== job 2112 ==
==> flow/design.v (excerpt) <==
module fc_top(
	input wire clk,
	input wire rst_n,
	input wire valid_i,
	input wire [9*8-1:0] data_in,
	input wire [9*8-1:0] weight1,
	input wire [9*8-1:0] weight2,
	input wire [31:0] bias,
	output reg valid_o,
	output reg [7:0] data1_o,
	output reg [7:0] data2_o
);
Size in the first run: ~2900 cells after synthesis, about 270 I/O pins, ~28000 um^2 of cells after synthesis.
make LEC_CHECK=0 ABC_AREA=0 CAP_MARGIN=30 CORE_ASPECT_RATIO=1.81 CORE_MARGIN=2 CORE_UTILIZATION=18 CTS_CLUSTER_SIZE=26 GPL_TIMING_DRIVEN=1 MAX_ROUTING_LAYER=met5 MIN_ROUTING_LAYER=met1 PLACE_DENSITY_LB_ADDON=0.16 SLEW_MARGIN=35 finish   # period 4.84 ns
run.sh (not shown) runs the stock make flow with config.mk's settings and CLKGATE_MAP_FILE=.
In job 2112 the implementation ran to completion but is not tape-out ready, as the final checks report setup timing.
Here is what was changed in the inputs of job 4489 compared with job 2112.
- PLACE_DENSITY_LB_ADDON: 0.16 -> unset
- CTS_CLUSTER_SIZE: 26 -> unset
- MAX_ROUTING_LAYER: met5 -> unset
- SETUP_SLACK_MARGIN: unset -> 1.32
- GPL_TIMING_DRIVEN: 1 -> unset
- CORE_ASPECT_RATIO: 1.81 -> unset
- ABC_AREA: 0 -> unset
- SLEW_MARGIN: 35 -> 20
- CAP_MARGIN: 30 -> 20
- MIN_ROUTING_LAYER: met1 -> unset
- CORE_UTILIZATION: 18 -> 61
- CTS_CLUSTER_DIAMETER: unset -> 32
- the clock period (ns, I/O delays scaled along): 4.84 -> 6.53
Results
Job 4489 closes out successfully: all stages finished, all timing, DRC and antenna checks passed. | job 2112 | all stages done | FAIL | setup timing |. Class of the tightest hold or removal check: register to register -> job 4489, primary input to async pin -> job 2112. Routed wire length: job 4489 better than job 2112. Job 2112 was routed with fewer vias than job 4489. Job 4489 vs. job 2112: routed wire length per instance went up by about 9%. | number of levels the H-tree was split into | higher: job 4489 |. Simple-gate share of the synthesized area: job 2112 vs job 4489 identical. Job 4489 reports a higher global-route total usage across every layer than job 2112 does. Sort job 2112 and job 4489 by weighted congestion reported at the end of routability-driven placement, descending, and job 4489 comes first. Going from job 2112 to job 4489, portion of the layout cell area used by clock cells grew by 4.2 points, number of buffers inserted by hold repair at cts level, worst reg-to-reg setup slack moved up.
Edits applied to the flow inputs when going from job 4489 to job 4627:
- changing CORE_UTILIZATION from 61 to 72
- setting PLACE_DENSITY_LB_ADDON to 0.28 for the first time
- changing SETUP_SLACK_MARGIN from 1.32 to 0.11
- setting CTS_CLUSTER_SIZE to 39 for the first time
- removing CTS_CLUSTER_DIAMETER (formerly 32)
- changing the clock period (ns, I/O delays scaled along) from 6.53 to 6.42
Job 4489 completed; timing, DRC and antenna clean
Job 4627 finished every stage; the final checks, however, were not passed, the failures being setup timing.
Job 4627 vs job 4489 — total placed instance area rose about 1%.
Total routed wirelength, job 4627 vs job 4489: up by more than 10%
Top routing layer in use = met5: job 4627; top routing layer in use = met4: job 4489
Per the comparison of job 4627 with job 4489, largest net degree at the start of global routing went down, slew at the pin closest to its max-slew limit went down, arrival time of data at the critical path endpoint went up, vias after detailed routing went up.
Lower post-layout utilization of the core was reported by job 4489, not job 4627.
STATUS core area: job 4627 wins against job 4489
Going from job 4489 to job 4627, worst setup slack shrinks by 1030 ps.
Compared with job 4489, in job 4627 routed length per instance saw an increase; reg2reg setup slack saw a decrease.
--- input diff job 4627..job 7833 ---
- CTS_CLUSTER_SIZE: 39 -> 28
- SETUP_SLACK_MARGIN: 0.11 -> -0.43
- CORE_UTILIZATION: 72 -> 71
- PLACE_DENSITY_LB_ADDON: 0.28 -> 0.26
- the clock period (ns, I/O delays scaled along): 6.42 -> 5.41
Results
Job 7833 finished every stage; the final checks, however, were not passed, the failures being slew limit, setup timing. Of job 4627 and job 7833, job 4627 shows the higher worst path setup slack after routing, with job 7833 below it. Maximum frequency (job 7833 vs. job 4627) decreases by more than 10%. Going from job 4627 to job 7833, global-route total usage across every layer saw an increase; overall via count from detail_route now sits higher.
The inputs of job 5371 differ from those of job 7833 as listed below.
- CORE_UTILIZATION changed from 71 to 64
- CTS_CLUSTER_DIAMETER newly set to 32
- HOLD_SLACK_MARGIN newly set to -0.1
- PLACE_DENSITY_LB_ADDON removed (was 0.26)
- CTS_CLUSTER_SIZE removed (was 28)
- MAX_ROUTING_LAYER newly set to met4
- SETUP_SLACK_MARGIN changed from -0.43 to 1.32
- the clock period (ns, I/O delays scaled along) changed from 5.41 to 6.53
[summary]
Job 5371 finished every stage; the final checks, however, were not passed, the failures being setup timing.
From job 7833 to job 5371 the numbers moved as follows: post-route clock period utilization decreased by 49 points relative to the old numbers, final instance count without filler cells moved up.
Per the comparison of job 5371 with job 7833, sequential share of layout area fell by 0.62 points; final number of max-transition violations shrank by 1; peak clock frequency supported by timing has increased.

The RTL this note starts from:
==> flow/design.v <==
module pe_fc(
		input clk,
		input rst_n,
		input signed [7:0] data_i,
		input signed [7:0] weight_i,
		input signed [15:0] bias_i,
		input en,
		input bias_en,
		input flush,
		output reg signed [31:0] data_o
);
reg signed [15:0] mul;
reg signed [15:0] add;    
always @(posedge clk or negedge rst_n) begin
	if (!rst_n)
		mul <= 0;
	else 
		mul <= data_i * weight_i;
end
always @(*) begin
	if (en)
		add = mul;
	else if (bias_en)
		add = bias_i;
	else
		add = 0;
end
always @(posedge clk or negedge rst_n) begin
	if (!rst_n)
		data_o <= 0;
	else if (flush)
		data_o <= mul;
	else 
		data_o <= data_o + add;
end
endmodule
module fc_top(
	input wire clk,
	input wire rst_n,
	input wire valid_i,
	input wire [9*8-1:0] data_in,
	input wire [9*8-1:0] weight1,
	input wire [9*8-1:0] weight2,
	input wire [31:0] bias,
	output reg valid_o,
	output reg [7:0] data1_o,
	output reg [7:0] data2_o
);
parameter M0 = 4'd11;  
parameter n = 15;  
reg [9*8-1:0] weight1_inst;
reg [9*8-1:0] weight2_inst;
reg [32-1:0]  bias_inst;
wire signed [7:0] input_div [8:0];
wire signed [7:0] weight1_div [8:0];
wire signed [7:0] weight2_div [8:0];
wire signed [15:0] bias1;
wire signed [15:0] bias2;
reg       fc_en;
reg [3:0] cnt;
reg [5:0] num_cnt;
reg pe_en;
reg bias_en;
reg flush;
reg signed [7:0] pe_data;
reg signed [7:0] pe_weight1;
reg signed [7:0] pe_weight2;
wire signed [31:0] data_o_1,data_o_2;
reg signed [35:0] data_big_1, data_big_2;
genvar input_allo;
generate for (input_allo=0; input_allo<9; input_allo=input_allo+1)
	begin: INPUT_ALLOCATION
		assign input_div[input_allo] = data_in[(input_allo+1)*8 -1-:8];	
	end
endgenerate
genvar weight_allo;
generate for (weight_allo=0; weight_allo<9; weight_allo=weight_allo+1)
	begin: WEIGHT_ALLOCATION
		assign weight1_div[weight_allo] = weight1_inst[(weight_allo+1)*8 -1-:8];	
		assign weight2_div[weight_allo] = weight2_inst[(weight_allo+1)*8 -1-:8];	
	end
endgenerate
assign bias1 = bias_inst[15:0];
assign bias2 = bias_inst[31:16];
always @(posedge clk or negedge rst_n) begin
	if (!rst_n)
		weight1_inst <= 0;
	else if (valid_i)
		weight1_inst <= weight1;
end
always @(posedge clk or negedge rst_n) begin
	if (!rst_n)
		weight2_inst <= 0;
	else if (valid_i)
		weight2_inst <= weight2;
end
always @(posedge clk or negedge rst_n) begin
	if (!rst_n)
		bias_inst <= 0;
	else if (valid_i)
		bias_inst <= bias;
end
always @(posedge clk or negedge rst_n) begin
	if (!rst_n)
		fc_en <= 1'b0;
	else if (valid_i)
		fc_en <= 1'b1;
	else if (cnt == 4'd11)
		fc_en <= 1'b0;
end
always @(posedge clk or negedge rst_n) begin
	if (!rst_n)
		cnt <= 0;
	else if (cnt == 4'd12)
		cnt <= 0;
	else if (valid_i | fc_en)
		cnt <= cnt + 1'b1;
end
always @(posedge clk or negedge rst_n) begin
	if (!rst_n)
		num_cnt <= 0;
	else if (num_cnt == 6'd32 && valid_i)
		num_cnt <= 6'd1;
	else if (valid_i)
		num_cnt <= num_cnt + 1'b1;
end
always @(posedge clk or negedge rst_n) begin
	if (!rst_n)
		pe_en <= 1'b0;
	else if ((cnt>= 5'd1) && (cnt<= 5'd9))
		pe_en <= 1'b1;
	else 
		pe_en <= 1'b0;
end
always @(posedge clk or negedge rst_n) begin
	if (!rst_n)
		bias_en <= 1'b0;
	else if ((cnt== 5'd10) && (num_cnt == 6'd1))
		bias_en <= 1'b1;
	else 
		bias_en <= 1'b0;
end
always @(posedge clk or negedge rst_n) begin
	if (!rst_n)
		flush <= 1'b0;
	else if ((cnt== 5'd1) && (num_cnt == 6'd1))
		flush <= 1'b1;
	else 
		flush <= 1'b0;
end
always @(*) begin
	if ((cnt>= 5'd1) && (cnt<= 5'd9))
		pe_data = input_div[cnt-1];
	else
		pe_data = 0;
end
always @(*) begin
	if ((cnt>= 5'd1) && (cnt<= 5'd9))
		pe_weight1 = weight1_div[cnt-1];
	else
		pe_weight1 = 0;
end
always @(*) begin
	if ((cnt>= 5'd1) && (cnt<= 5'd9))
		pe_weight2 = weight2_div[cnt-1];
	else
		pe_weight2 = 0;
end
pe_fc u_pe_fc1(
	.clk(clk),
	.rst_n(rst_n),
	.data_i(pe_data),
	.weight_i(pe_weight1),
	.bias_i(bias1),
	.en(pe_en),
	.bias_en(bias_en),
	.flush(flush),
	.data_o(data_o_1)
);
pe_fc u_pe_fc2(
	.clk(clk),
	.rst_n(rst_n),
	.data_i(pe_data),
	.weight_i(pe_weight2),
	.bias_i(bias2),
	.en(pe_en),
	.bias_en(bias_en),
	.flush(flush),
	.data_o(data_o_2)
);
always @(posedge clk or negedge rst_n) begin
	if (!rst_n)
		data_big_1 <= 0;
	else
		data_big_1 <= data_o_1 * $signed({1'b0, M0});
end
always @(posedge clk or negedge rst_n) begin
	if (!rst_n)
		data_big_2 <= 0;
	else
		data_big_2 <= data_o_2 * $signed({1'b0, M0});
end
always@(posedge clk or negedge rst_n) begin  
	if(!rst_n)
		data1_o <= 0;
	else if((cnt== 5'd12) && (num_cnt == 6'd32)) begin
		if (data_big_1[35])
			data1_o <= (&data_big_1[35:22])?data_big_1[22:15]:8'h80;
		else 
			data1_o <= data_big_1[35:22]?8'h7f:data_big_1[22:15];
	end
end
always@(posedge clk or negedge rst_n) begin  
	if(!rst_n)
		data2_o <= 0;
	else if((cnt== 5'd12) && (num_cnt == 6'd32)) begin
		if (data_big_2[35])
			data2_o <= (&data_big_2[35:22])?data_big_2[22:15]:8'h80;
		else 
			data2_o <= data_big_2[35:22]?8'h7f:data_big_2[22:15];
	end
end
always@(posedge clk or negedge rst_n) begin
	if(!rst_n)
		valid_o <= 1'b0;
	else if (valid_o)
		valid_o <= 1'b0;
	else if ((cnt== 5'd12) && (num_cnt == 6'd32))
		valid_o <= 1'b1;
end
endmodule 
export LEC_CHECK = 0
export ABC_AREA = 1
export CAP_MARGIN = 20
export CORE_ASPECT_RATIO = 0.5
export CORE_MARGIN = 2
export CORE_UTILIZATION = 69
export CTS_CLUSTER_DIAMETER = 354
export CTS_CLUSTER_SIZE = 99
export PLACE_DENSITY = 0.39
export SETUP_SLACK_MARGIN = 0.86
export SLEW_MARGIN = 20
export TNS_END_PERCENT = 10
create_clock -name core_clock -period 2.95 [get_ports {clk}]
The starting point did not get past 5_1_grt.
Next try:
==> flow/config.mk (replaced) <==
export PLATFORM = sky130hd
export DESIGN_NAME = fc_top
export DESIGN_NICKNAME = fc_top
export VERILOG_FILES = /design/flow/design.v
export SDC_FILE = /design/flow/constraint.sdc
export NUM_CORES = 4
export LEC_CHECK = 0
export CAP_MARGIN = 20
export CORE_MARGIN = 2
export CORE_UTILIZATION = 72
export CTS_CLUSTER_SIZE = 38
export SLEW_MARGIN = 20
==> flow/constraint.sdc (replaced) <==
create_clock -name core_clock -period 5.91 [get_ports {clk}]
set_input_delay 1.1820 -clock core_clock [delete_from_list [all_inputs] [get_ports {clk}]]
set_output_delay 1.1820 -clock core_clock [all_outputs]
set_load 0.01 [all_outputs]
Effect:
- The new run aborted during 5_1_grt, error ODB-0269
- area after synthesis is lower by 9.6%
- die size decreases by 13%
- synthesized cell count drops by 34%
Next try:
--- a/flow/config.mk
+++ b/flow/config.mk
@@ -10,2 +10,4 @@
-export CORE_UTILIZATION = 72
-export CTS_CLUSTER_SIZE = 38
+export CORE_UTILIZATION = 71
+export CTS_CLUSTER_SIZE = 28
+export PLACE_DENSITY_LB_ADDON = 0.26
+export SETUP_SLACK_MARGIN = 1.2
==> flow/constraint.sdc (replaced) <==
create_clock -name core_clock -period 8.0 [get_ports {clk}]
set_input_delay 1.6000 -clock core_clock [delete_from_list [all_inputs] [get_ports {clk}]]
set_output_delay 1.6000 -clock core_clock [all_outputs]
set_load 0.01 [all_outputs]
What happened: This time the run finished with timing, DRC and antenna clean. Die size rose by 1.4%. Area after synthesis is unchanged. Synthesized cell count stays the same.
Next try:
--- a/flow/config.mk
+++ b/flow/config.mk
@@ -10,4 +10,5 @@
-export CORE_UTILIZATION = 71
-export CTS_CLUSTER_SIZE = 28
-export PLACE_DENSITY_LB_ADDON = 0.26
-export SETUP_SLACK_MARGIN = 1.2
+export CORE_UTILIZATION = 65
+export CTS_CLUSTER_DIAMETER = 32
+export HOLD_SLACK_MARGIN = 0.3
+export MAX_ROUTING_LAYER = met4
+export SETUP_SLACK_MARGIN = 1.32
==> flow/constraint.sdc (replaced) <==
create_clock -name core_clock -period 6.53 [get_ports {clk}]
set_input_delay 1.3060 -clock core_clock [delete_from_list [all_inputs] [get_ports {clk}]]
set_output_delay 1.3060 -clock core_clock [all_outputs]
set_load 0.01 [all_outputs]
- With this change the flow reached the layout checks and failed them: negative setup slack
- cell area goes up by 13%
- worst hold slack is better by 0.0041 ns
- non-clock buffer count rises by 177
- die size grows by 9.0%
- wire length is higher by about 20%
- utilization is higher by 1.7 points
- critical path depth came out higher by 9
- clock skew goes up by 0.0083 ns

RTL: the design.v shown in full above, as it stands there.
export LEC_CHECK = 0
export CAP_MARGIN = 20
export CORE_MARGIN = 2
export CORE_UTILIZATION = 40
export PLACE_DENSITY = 0.6
export SLEW_MARGIN = 20
create_clock -name core_clock -period 8.0 [get_ports {clk}]
The first run passed the timing, DRC and antenna checks.
Change:
Settings changed: CORE_UTILIZATION 40 to 65, CTS_CLUSTER_DIAMETER from default to 32, MAX_ROUTING_LAYER from default to met4, PLACE_DENSITY 0.6 to default, SETUP_SLACK_MARGIN from default to 1.32, TNS_END_PERCENT from default to 5.
Clock period 8.0 ns to 6.53 ns, I/O delays scaled along.
After rerunning: Cell count shrinks by a few percent; non-clock buffer count rose by 133; routed wire length increases by about a fifth; via count climbs by roughly a tenth; count of clock-buffer cells in the layout goes up by 33; area after synthesis is unchanged.
Change:
Settings changed: CAP_MARGIN 20 to 15, CORE_UTILIZATION 65 to 72, CTS_CLUSTER_DIAMETER 32 to default, CTS_CLUSTER_SIZE from default to 39, PLACE_DENSITY_LB_ADDON from default to 0.01, SETUP_SLACK_MARGIN 1.32 to 1.86, TNS_END_PERCENT 5 to default.
Clock period 6.53 ns to 6.48 ns, I/O delays scaled along.
=>
- This time the run did not get past global routing (5_1_grt), error GRT-0232
- die area falls by roughly a tenth
- area after synthesis is unchanged
- synthesized cell count does not change

// fc_top: RTL as listed in full above, without the edits since
clock: 2.95 ns
lec_check: 0
cap_margin: 20
core_margin: 2
core_utilization: 69
cts_cluster_diameter: 354
cts_cluster_size: 99
place_density: 0.39
slew_margin: 20
The first run died in clock tree synthesis, error DPL-0033.
==> next run, changes <==
CORE_UTILIZATION = 40   (was 69)
CTS_CLUSTER_DIAMETER = not set   (was 354)
CTS_CLUSTER_SIZE = not set   (was 99)
PLACE_DENSITY = 0.6   (was 0.39)
clock period = 7.57 ns   (was 2.95 ns; I/O delays follow)
What happened: With this change the flow completed with no timing, DRC or antenna violations; synthesized cell count does not change; synthesized area stays the same; die area rose by 71%.
